Setup of zinc:
==> flow/design.v <==
`timescale 1ns/10ps
module  ATCONV(
	input		clk,
	input		reset,
	output 	    busy,	
	input		ready,	
	output reg	[11:0]	iaddr,
	input signed [12:0]	idata,
	output	reg 	cwr,
	output  reg	[11:0]	caddr_wr,
	output reg 	[12:0] 	cdata_wr,
	output	reg 	crd,
	output reg	[11:0] 	caddr_rd,
	input 	[12:0] 	cdata_rd,
	output reg 	csel
	);
	reg [2:0] cur_state, next_state;
	localparam IDLE = 3'd0;
	localparam READ_IMAGE = 3'd1;
	localparam WRITE_MEM0 = 3'd2;
	localparam READ_MEM0 = 3'd3;
	localparam WRITE_MEM1 = 3'd4;
	localparam FINISH = 3'd5;
	reg [5:0] col, row;
	reg [4:0] tempX_L0, tempY_L0;
	reg [3:0] cnt;
	wire [3:0] is_pad;
	assign is_pad[0] = (col < 6'd2);
	assign is_pad[1] = (col > 6'd61);
	assign is_pad[2] = (row < 6'd2);
	assign is_pad[3] = (row > 6'd61);
	assign busy = !(cur_state == FINISH || cur_state == IDLE);
    reg signed [12:0] kernal;
	reg signed [29:0] conv_sum;
	reg [12:0] max;
	always @(posedge clk or posedge reset) begin
		if(reset) cur_state <= IDLE; 
		else cur_state <= next_state;
	end
	always @(*) begin
		case(cur_state)
			IDLE: begin
				if(ready == 1'b1) next_state = READ_IMAGE;
				else next_state = IDLE;
			end
			READ_IMAGE: begin
				if(cnt == 4'd11) next_state = WRITE_MEM0;
				else next_state = READ_IMAGE;
			end
			WRITE_MEM0: begin
				if(row == 6'd63 && col == 6'd63) next_state = READ_MEM0;
				else next_state = READ_IMAGE;
			end
			READ_MEM0: begin
				if(cnt == 4'd5) next_state = WRITE_MEM1;
				else next_state = READ_MEM0;
			end
			WRITE_MEM1: begin
				if(row == 6'd62 && col == 6'd62) next_state = FINISH;
				else next_state = READ_MEM0;
			end
			FINISH: begin
				next_state = IDLE;
			end
			default: begin
				next_state = IDLE;
			end
		endcase
	end
	always @(posedge clk or posedge reset) begin
		if(reset) begin
			col <= 6'd0;
			row <= 6'd0;
			cnt <= 4'd0;
			tempX_L0 <= 5'd0;
			tempY_L0 <= 5'd0;
			csel <= 1'b0;
			cwr <= 1'b0;
			crd <= 1'b0;
			max <= 13'd0;
			iaddr <= 12'd0;
			caddr_rd <= 12'd0;
			caddr_wr <= 12'd0;
			cdata_wr <= 13'd0;
		end
		else begin
			case(cur_state)
				READ_IMAGE: begin
					case(cnt)
						4'd0: begin   
							case({is_pad[2], is_pad[0]})
								2'b00: iaddr <= {row-6'd2, col-6'd2};
								2'b01: iaddr <= {row-6'd2, 6'd0};
								2'b10: iaddr <= {6'd0, col-6'd2};
								2'b11: iaddr <= {6'd0, 6'd0};
						    endcase
							conv_sum <= 30'd0;
						end
						4'd1: begin   
							if(is_pad[2] == 1'b1) iaddr <= {6'd0, col};
							else iaddr <= {row-6'd2, col};
							conv_sum <= $signed(idata) * kernal;
						end
						4'd2: begin   
							case({is_pad[2], is_pad[1]})
								2'b00: iaddr <= {row-6'd2, col+6'd2};
								2'b01: iaddr <= {row-6'd2, 6'd63};
								2'b10: iaddr <= {6'd0, col+6'd2};
								2'b11: iaddr <= {6'd0, 6'd63};
							endcase
							conv_sum <= conv_sum + $signed(idata) * kernal;
						end
						4'd3: begin   
							if(is_pad[0] == 1'b1) iaddr <= {row, 6'd0};
							else iaddr <= {row, col-6'd2};
							conv_sum <= conv_sum + $signed(idata) * kernal;
						end
						4'd4: begin   
							iaddr <= {row, col};
							conv_sum <= conv_sum + $signed(idata) * kernal;
						end
						4'd5: begin   
							if(is_pad[1] == 1'b1) iaddr <= {row, 6'd63};
							else iaddr <= {row, col+6'd2};
							conv_sum <= conv_sum + $signed(idata) * kernal;
						end
						4'd6: begin   
							case({is_pad[3], is_pad[0]})
								2'b00: iaddr <= {row+6'd2, col-6'd2};
								2'b01: iaddr <= {row+6'd2, 6'd0};
								2'b10: iaddr <= {6'd63, col-6'd2};
								2'b11: iaddr <= {6'd63, 6'd0};
							endcase
							conv_sum <= conv_sum + $signed(idata) * kernal;
						end
						4'd7: begin   
							if(is_pad[3] == 1'b1) iaddr <= {6'd63, col};
							else iaddr <= {row+6'd2, col};
							conv_sum <= conv_sum + $signed(idata) * kernal;
						end
						4'd8: begin   
							case({is_pad[3], is_pad[1]})
								2'b00: iaddr <= {row+6'd2, col+6'd2};
								2'b01: iaddr <= {row+6'd2, 6'd63};
								2'b10: iaddr <= {6'd63, col+6'd2};
								2'b11: iaddr <= {6'd63, 6'd63};
							endcase
							conv_sum <= conv_sum + $signed(idata) * kernal;
						end
						4'd9: begin
							conv_sum <= conv_sum + $signed(idata) * kernal;
						end
						4'd10: begin
							conv_sum <= conv_sum + $signed(13'h1FF4);
						end
						4'd11: begin
							caddr_wr <= {row, col};
							cdata_wr <= (conv_sum[16] || conv_sum[16:4] <= 13'd11)? 13'd0 : conv_sum[16:4]-13'd11;
						end
					endcase
					if(cnt == 11) begin
						cnt <= 4'd0;
						cwr <= 1'b1;
						csel <= 1'b0;
					end
					else 
						cnt <= cnt + 4'd1;
				end
				WRITE_MEM0: begin
					cwr <= 1'b0;
					if(col == 6'd63) begin
						col <= 6'd0;
						row <= row + 6'd1;
					end
					else 
						col <= col + 6'd1;
					if(row == 6'd63 && col == 6'd63) begin
						row <= 6'd0;
						col <= 6'd0;
						cwr <= 1'b0;
						crd <= 1'b1;
						csel <= 1'b0;
					end
				end
				READ_MEM0: begin
					case(cnt)
						4'd0: begin
							caddr_rd <= {row, col};
							max <= 13'd0;
						end
						4'd1: begin
							caddr_rd <= {row, col+6'd1};
							max <= cdata_rd;
						end
						4'd2: begin
							caddr_rd <= {row+6'd1, col};
							max <= (max > cdata_rd)? max : cdata_rd; 
						end
						4'd3: begin
							caddr_rd <= {row+6'd1, col+6'd1};
							max <= (max > cdata_rd)? max : cdata_rd; 
						end
						4'd4: begin
							max <= (max > cdata_rd)? max : cdata_rd;
						end
						4'd5: begin 
							caddr_wr <= {tempY_L0, tempX_L0};
							if(max != 13'd0) begin
								if(max[3:0] != 13'd0) cdata_wr <= (max[12:4] + 1) << 4;
								else cdata_wr <= max[12:4] << 4;
							end
							else 
								cdata_wr <= 13'd0;
						end
					endcase
					if(cnt == 4'd5) begin
						cnt <= 4'd0;
						cwr <= 1'b1;
						crd <= 1'b0;
						csel <= 1'b1;
					end
					else 
						cnt <= cnt + 4'd1;
				end
				WRITE_MEM1: begin
					if(tempX_L0 == 5'd31) begin
						tempY_L0 <= tempY_L0 + 5'd1;
						tempX_L0 <= 5'd0;
					end
					else 
						tempX_L0 <= tempX_L0 + 5'd1;
					if(col == 6'd62) begin
						col <= 6'd0;
						row <= row + 6'd2;
					end
					else
						col <= col + 6'd2;
					if(row == 6'd62 && col == 6'd62) begin
						cwr <= 1'b0;
						crd <= 1'b0;
						csel <= 1'b0;
					end
					else begin
						cwr <= 1'b0;
						crd <= 1'b1;
						csel <= 1'b0;
					end
				end
				FINISH: begin
					row <= 6'd0;
					col <= 6'd0;
					tempX_L0 <= 5'd0;
					tempY_L0 <= 5'd0;
				end
			endcase
		end
	end
	always @(*) begin
		case(cnt)
			4'd1: kernal = 13'h1FFF;
			4'd2: kernal = 13'h1FFE;
			4'd3: kernal = 13'h1FFF;
			4'd4: kernal = 13'h1FFC;
			4'd5: kernal = 13'h0010;
			4'd6: kernal = 13'h1FFC;
			4'd7: kernal = 13'h1FFF;
			4'd8: kernal = 13'h1FFE;
			4'd9: kernal = 13'h1FFF;
			default: kernal = 13'h0;
		endcase
	end
endmodule
clock: 4.0 ns
lec_check: 0
abc_area: 1
cap_margin: 40
core_margin: 2
core_utilization: 72
place_density: 0.88
slew_margin: 20
run.sh (not shown) runs the stock make flow with config.mk's settings and CLKGATE_MAP_FILE=.
zinc got as far as clock tree synthesis (4_1_cts), where a tool error ended the run.
### zinc -> xenon
# zinc
export LEC_CHECK = 0
export ABC_AREA = 1
export CAP_MARGIN = 40
export CORE_MARGIN = 2
export CORE_UTILIZATION = 72
export PLACE_DENSITY = 0.88
export SLEW_MARGIN = 20
create_clock -name core_clock -period 4.0 [get_ports {clk}]
# xenon
export LEC_CHECK = 0
export CAP_MARGIN = 20
export CORE_MARGIN = 2
export CORE_UTILIZATION = 72
export CTS_CLUSTER_SIZE = 60
export PLACE_DENSITY_LB_ADDON = 0.26
export SLEW_MARGIN = 20
create_clock -name core_clock -period 7.01 [get_ports {clk}]
Notes after the runs:
Status: die span in x parity (zinc, xenon). Initial cell density of the core: xenon vs zinc, no meaningful difference. Going from zinc to xenon, the number of distinct library cells after synthesis was found to have gone up by 22. In the tables for xenon and zinc, xor-xnor portion of the synthesized cell area reads higher with xenon. zinc -> xenon: chip area line of the yosys report flat. Synthesized cell count of xenon falls short of that of zinc by more than 10%. xenon against zinc: proportion of synthesized area in mux cells up 3.7 points, share of synthesized registers carrying an async set or reset flat, synthesized net count down about 13%, HPWL reported at the end of detailed placement down about 18%. [xenon] flow finished | final checks: failed | reasons: negative setup slack.
diff inputs: xenon => willow
# xenon
export LEC_CHECK = 0
export CAP_MARGIN = 20
export CORE_MARGIN = 2
export CORE_UTILIZATION = 72
export CTS_CLUSTER_SIZE = 60
export PLACE_DENSITY_LB_ADDON = 0.26
export SLEW_MARGIN = 20
create_clock -name core_clock -period 7.01 [get_ports {clk}]
# willow
export LEC_CHECK = 0
export CAP_MARGIN = 20
export CORE_MARGIN = 2
export CORE_UTILIZATION = 64
export PLACE_DENSITY = 0.43
export SLEW_MARGIN = 20
create_clock -name core_clock -period 7.21 [get_ports {clk}]
Notes after the runs:
Compared with xenon, in willow total negative slack for setup checks has increased; smallest setup slack after layout has increased; first-pass GRT wire length has decreased.
Startpoint of the worst setup timing path: cnt[0]$_DFFE_PP0N_ -> willow, idata[1] -> xenon
As far as per-instance average area after synthesis is concerned, willow and xenon perform about the same.
willow ends up with a endpoint arrival time on the critical path that is 1.43 ns lower than in xenon.
Comparing xenon and willow, the higher standard cell area after detailed placement was measured on xenon.
Looking at global-route usage, willow sits 13 points below xenon.
xenon has a higher core utilization of the finished layout than willow.
Setup-violating endpoint count in the final report (lower): willow
What xenon reported for die size has to be multiplied by 1.12 to get the figure for willow.
willow finished end to end and its layout was clean on timing, DRC and antenna.
Relative to willow, the following input files were edited for maple:
# willow
export LEC_CHECK = 0
export CAP_MARGIN = 20
export CORE_MARGIN = 2
export CORE_UTILIZATION = 64
export PLACE_DENSITY = 0.43
export SLEW_MARGIN = 20
create_clock -name core_clock -period 7.21 [get_ports {clk}]
# maple
export LEC_CHECK = 0
export CAP_MARGIN = 20
export CORE_MARGIN = 2
export CORE_UTILIZATION = 70
export CTS_CLUSTER_SIZE = 36
export SETUP_SLACK_MARGIN = 1.45
export SLEW_MARGIN = 20
create_clock -name core_clock -period 4.88 [get_ports {clk}]
==> comparison <==
- maple | ERROR | global routing (5_1_grt)
- The flow did not stop early for willow: all stages ran, and the layout cleared the timing, DRC and antenna checks.
- willow -> maple: post-synthesis compound-gate area fraction delta 0, exact match
- Compared with willow, maple shows count of standard-cell rows that has gone down by a few percent.
- Die size delta (maple − willow): favourable
- The run showing the smaller routability-driven placement congestion ratio is maple.
- STATUS post-place setup slack: maple loses against willow
Changes in delta relative to maple:
# maple
export LEC_CHECK = 0
export CAP_MARGIN = 20
export CORE_MARGIN = 2
export CORE_UTILIZATION = 70
export CTS_CLUSTER_SIZE = 36
export SETUP_SLACK_MARGIN = 1.45
export SLEW_MARGIN = 20
create_clock -name core_clock -period 4.88 [get_ports {clk}]
# delta
export LEC_CHECK = 0
export CAP_MARGIN = 20
export CORE_MARGIN = 2
export CORE_UTILIZATION = 50
export SETUP_SLACK_MARGIN = -0.61
export SLEW_MARGIN = 20
export TNS_END_PERCENT = 5
create_clock -name core_clock -period 8.68 [get_ports {clk}]
Of maple and delta, only maple never reached the final stage.
delta does better than maple on post-place setup slack.
The count of instances resized after the clock tree is built reported for delta is smaller than that of maple by 77.
Number of buffers inserted to repair setup after CTS: delta vs maple down 20
On basic-gate share of the synthesized area counting and, or, nand and nor cells, maple tracks delta almost exactly.
Compared with maple, delta shows die span in y higher by 18%.
[delta vs maple] chip footprint: higher in delta
[inputs] yarrow vs delta
# delta
export LEC_CHECK = 0
export CAP_MARGIN = 20
export CORE_MARGIN = 2
export CORE_UTILIZATION = 50
export SETUP_SLACK_MARGIN = -0.61
export SLEW_MARGIN = 20
export TNS_END_PERCENT = 5
create_clock -name core_clock -period 8.68 [get_ports {clk}]
# yarrow
export LEC_CHECK = 0
export CAP_MARGIN = 20
export CORE_MARGIN = 2
export CORE_UTILIZATION = 40
export SLEW_MARGIN = 20
create_clock -name core_clock -period 8.79 [get_ports {clk}]
Findings:
- Both conditions hold for yarrow: the flow ran to the end and the final layout passed the timing, DRC and antenna checks.
- yarrow ended up with a lower multi-input gate share of total cell area than delta did.
- delta reports its slowest library cell on the worst path as clkdlybuf4s50_1 while yarrow reports fa_1.
- When yarrow is set beside delta, its finished layout cell area turns out to be about 0.6% larger.
- Compared to delta, the router laid down less metal wire for yarrow.
